==> job 4193 <==
==> flow/design.v <==
module ALU #(
    parameter DATA_W = 32
)
(
    input                       i_clk,    
    input                       i_rst_n,  
    input                       i_valid,  
    input [DATA_W - 1 : 0]      i_A,      
    input [DATA_W - 1 : 0]      i_B,      
    input [         2 : 0]      i_inst,   
    output [2*DATA_W - 1 : 0]   o_data,   
    output                      o_done    
);
    parameter S_IDLE           = 2'd0;
    parameter S_ONE_CYCLE_OP   = 2'd1;
    parameter S_MULTI_CYCLE_OP = 2'd2;
    reg  [         1: 0] state, state_nxt;  
    reg  [  DATA_W-1: 0] operand_a, operand_a_nxt;
    reg  [  DATA_W-1: 0] operand_b, operand_b_nxt;
    reg  [         2: 0] inst, inst_nxt;
    wire [  DATA_W-1: 0] add_buf, sub_buf;
    reg  [  2*DATA_W: 0] shift_reg, shift_reg_nxt;
    reg                  done, done_nxt;
    reg  [         4: 0] counter;
    assign add_buf = operand_a + operand_b;
    assign sub_buf = operand_a - operand_b;
    assign o_data = shift_reg[ 2*DATA_W-1: 0];
    assign o_done = done;
    always @(*) begin
        if (i_valid) begin
            operand_a_nxt = i_A;
            operand_b_nxt = i_B;
            inst_nxt      = i_inst;
        end
        else begin
            operand_a_nxt = operand_a;
            operand_b_nxt = operand_b;
            inst_nxt      = inst;
        end
    end
    always @(*) begin
        case(state)
            S_IDLE           :  begin
                if (i_valid) state_nxt = (i_inst >= 6 ) ? S_MULTI_CYCLE_OP : S_ONE_CYCLE_OP;
                else state_nxt = state;
            end
            S_ONE_CYCLE_OP   :  state_nxt = S_IDLE;
            S_MULTI_CYCLE_OP :  state_nxt = (counter == 31) ? S_IDLE : state;           
            default : state_nxt = state;
        endcase
    end
    always @(posedge i_clk) begin 
        counter <= (state == S_MULTI_CYCLE_OP) ? counter + 5'd1 : 5'd0;
    end
    always @(*) begin
        shift_reg_nxt = shift_reg;
        case (state)
            S_IDLE          : begin
                shift_reg_nxt = 65'b0;
                done_nxt = 1'b0;
            end
            S_ONE_CYCLE_OP  : begin
                case (inst)
                    3'd0    : begin
                        if ((operand_a[DATA_W-1] == 1) && (operand_b[DATA_W-1] == 1) && (add_buf[DATA_W-1] == 0))
                            shift_reg_nxt[31:0] = {1'b1, 31'b0};
                        else if ((operand_a[DATA_W-1] == 0) && (operand_b[DATA_W-1] == 0) && (add_buf[DATA_W-1] == 1))
                            shift_reg_nxt[31:0] = {1'b0, {31{1'b1}}};
                        else
                            shift_reg_nxt[31:0] = add_buf;
                    end
                    3'd1    : begin
                        if ((operand_a[DATA_W-1] == 1) && (operand_b[DATA_W-1] == 0) && (sub_buf[DATA_W-1] == 0))
                            shift_reg_nxt[31:0] = {1'b1, 31'b0};
                        else if ((operand_a[DATA_W-1] == 0) && (operand_b[DATA_W-1] == 1) && (sub_buf[DATA_W-1] == 1))
                            shift_reg_nxt[31:0] = {1'b0, {31{1'b1}}};
                        else
                            shift_reg_nxt[31:0] = sub_buf;
                    end
                    3'd2    : shift_reg_nxt[31:0] = operand_a & operand_b;
                    3'd3    : shift_reg_nxt[31:0] = operand_a | operand_b;
                    3'd4    : shift_reg_nxt[31:0] = ($signed(operand_a) < $signed(operand_b)) ? 32'd1 : 32'd0;
                    3'd5    : shift_reg_nxt[31:0] = $signed(operand_a) >>> $signed(operand_b);
                    default : shift_reg_nxt[31:0] = shift_reg[31:0];
                endcase
                shift_reg_nxt[64:32] = 33'b0;
                done_nxt = 1'b1;
            end
            S_MULTI_CYCLE_OP: begin
                case (inst)
                    3'd6    : begin
                        if (counter == 0)
                            shift_reg_nxt[31:0] = operand_a;
                        else
                            shift_reg_nxt[31:0] = shift_reg[31:0];
                        if(shift_reg_nxt[0] == 1)
                            shift_reg_nxt[64:32] = shift_reg[63:32] + operand_b;
                        else
                            shift_reg_nxt[64:32] = shift_reg[63:32];
                        shift_reg_nxt = shift_reg_nxt >> 1;
                        if (counter == 31) 
                            done_nxt = 1'b1;
                        else 
                            done_nxt = 1'b0;
                    end
                    3'd7    :begin
                        if (counter == 0) begin
                            if ((operand_b == 1) && (operand_a[31] == 1)) begin
                                shift_reg_nxt[31:1] = operand_a[30:0];
                                shift_reg_nxt[32] = 0;
                                shift_reg_nxt[0] = 1;
                            end
                            else begin
                                shift_reg_nxt[32:1] = operand_a;
                                shift_reg_nxt[0] = 0;
                            end
                            shift_reg_nxt[63:33] = shift_reg[63:33];
                        end
                        else begin
                            if (shift_reg[63:32] >= operand_b) begin
                                shift_reg_nxt[63:32] = shift_reg[63:32] - operand_b;
                                shift_reg_nxt[0] = 1;
                            end
                            else begin
                                shift_reg_nxt[63:32] = shift_reg[63:32];
                                shift_reg_nxt[0] = 0;
                            end
                            shift_reg_nxt[31:1] = shift_reg[31:1];
                        end
                        if (counter == 31) 
                            done_nxt = 1'b1;
                        else begin
                            shift_reg_nxt = shift_reg_nxt << 1;
                            done_nxt = 1'b0;
                        end
                    end
                    default :begin
                        shift_reg_nxt = shift_reg;
                        done_nxt = done;
                    end
                endcase
            end
            default : begin
                shift_reg_nxt = shift_reg;
                done_nxt = 1'b0;
            end
        endcase
    end
    always @(posedge i_clk or negedge i_rst_n) begin
        if(!i_rst_n) begin 
            done <= 0;
        end
        else begin
            done <= done_nxt;
        end
    end
    always @(posedge i_clk or negedge i_rst_n) begin
        if (!i_rst_n) begin
            state       <= S_IDLE;
            operand_a   <= 0;
            operand_b   <= 0;
            inst        <= 0;
            shift_reg   <= 0;
        end
        else begin
            state       <= state_nxt;
            operand_a   <= operand_a_nxt;
            operand_b   <= operand_b_nxt;
            inst        <= inst_nxt;
            shift_reg   <= shift_reg_nxt;
        end
    end
endmodule
==> flow/run.sh <==
#!/bin/bash
# the make line also repeats each setting of config.mk as NAME=value (left out here)
make -C /OpenROAD-flow-scripts/flow DESIGN_CONFIG=/design/flow/config.mk WORK_HOME=/design/flow/orfs CLKGATE_MAP_FILE= finish
==> flow/config.mk <==
export PLATFORM = sky130hd
export DESIGN_NAME = ALU
export DESIGN_NICKNAME = ALU
export VERILOG_FILES = /design/flow/design.v
export SDC_FILE = /design/flow/constraint.sdc
export NUM_CORES = 4
export LEC_CHECK = 0
export ABC_AREA = 0
export CAP_MARGIN = 15
export CELL_PAD_IN_SITES_DETAIL_PLACEMENT = 1
export CORE_ASPECT_RATIO = 0.53
export CORE_MARGIN = 6
export CORE_UTILIZATION = 59
export CTS_CLUSTER_DIAMETER = 222
export CTS_CLUSTER_SIZE = 22
export GPL_ROUTABILITY_DRIVEN = 1
export GPL_TIMING_DRIVEN = 1
export MAX_ROUTING_LAYER = met4
export PLACE_DENSITY_LB_ADDON = 0.02
export SETUP_SLACK_MARGIN = -0.25
export SLEW_MARGIN = 35
==> flow/constraint.sdc <==
create_clock -name core_clock -period 3.77 [get_ports {i_clk}]
set_input_delay 0.7540 -clock core_clock [delete_from_list [all_inputs] [get_ports {i_clk}]]
set_output_delay 0.7540 -clock core_clock [all_outputs]
set_load 0.01 [all_outputs]
==> job 5985 (differences from job 4193) <==
--- a/flow/config.mk
+++ b/flow/config.mk
@@ -7,8 +7,8 @@
 export LEC_CHECK = 0
-export ABC_AREA = 0
+export ABC_AREA = 1
 export CAP_MARGIN = 15
 export CELL_PAD_IN_SITES_DETAIL_PLACEMENT = 1
-export CORE_ASPECT_RATIO = 0.53
+export CORE_ASPECT_RATIO = 1.15
 export CORE_MARGIN = 6
-export CORE_UTILIZATION = 59
+export CORE_UTILIZATION = 57
 export CTS_CLUSTER_DIAMETER = 222
@@ -17,5 +17,7 @@
 export GPL_TIMING_DRIVEN = 1
+export HOLD_SLACK_MARGIN = 0.05
 export MAX_ROUTING_LAYER = met4
-export PLACE_DENSITY_LB_ADDON = 0.02
+export PLACE_DENSITY_LB_ADDON = 0.23
 export SETUP_SLACK_MARGIN = -0.25
 export SLEW_MARGIN = 35
+export TNS_END_PERCENT = 50
==> flow/constraint.sdc (replaced) <==
create_clock -name core_clock -period 4.4 [get_ports {i_clk}]
set_input_delay 0.8800 -clock core_clock [delete_from_list [all_inputs] [get_ports {i_clk}]]
set_output_delay 0.8800 -clock core_clock [all_outputs]
set_load 0.01 [all_outputs]
==> results <==
Job 5985 died in global routing (5_1_grt), error GRT-0116. Job 4193 aborted during clock tree synthesis (4_1_cts).
Area after synthesis: job 4193 is smaller than job 5985 (about 6%).
Synthesized cell count: job 4193 is smaller than job 5985 (23%).
Of job 4193 and job 5985, job 5985 has the higher die size (gap about 8%, measured against job 5985).
==> figures <==
| quantity | job 4193 | job 5985 |
|---|---|---|
| Placement Rows | 46 | 72 |
| Y dimension of the die | 141 um | 211 um |
| XOR/XNOR share of the synthesized area | 4.75% | 3.85% |
| Die X-Extent | 255 um | 185 um |
| Adder and majority gate portion of the synthesized area | 11.6% | 11.0% |
| Placeable core region | 0.0303 sq mm | 0.0337 sq mm |
| Status | did not finish | did not finish |
| Failing step | clock tree synthesis (4_1_cts) | global routing (5_1_grt) |
| DIE AREA | 0.0358 sq mm | 0.0390 sq mm |
| Top-area cell type share of the netlist area | 18.2% | 17.1% |
| Share of synthesized area spent on multiplexers | 6.54% | 0% |
| GP Congestion | 1.20 | 1.16 |
| Number of standard cells reported by yosys | 2,456 | 3,174 |
| Synth Area in Compound Gates | 32.3% | 22.0% |
| Post-placement cell area | 0.0210 sq mm | 0.0209 sq mm |
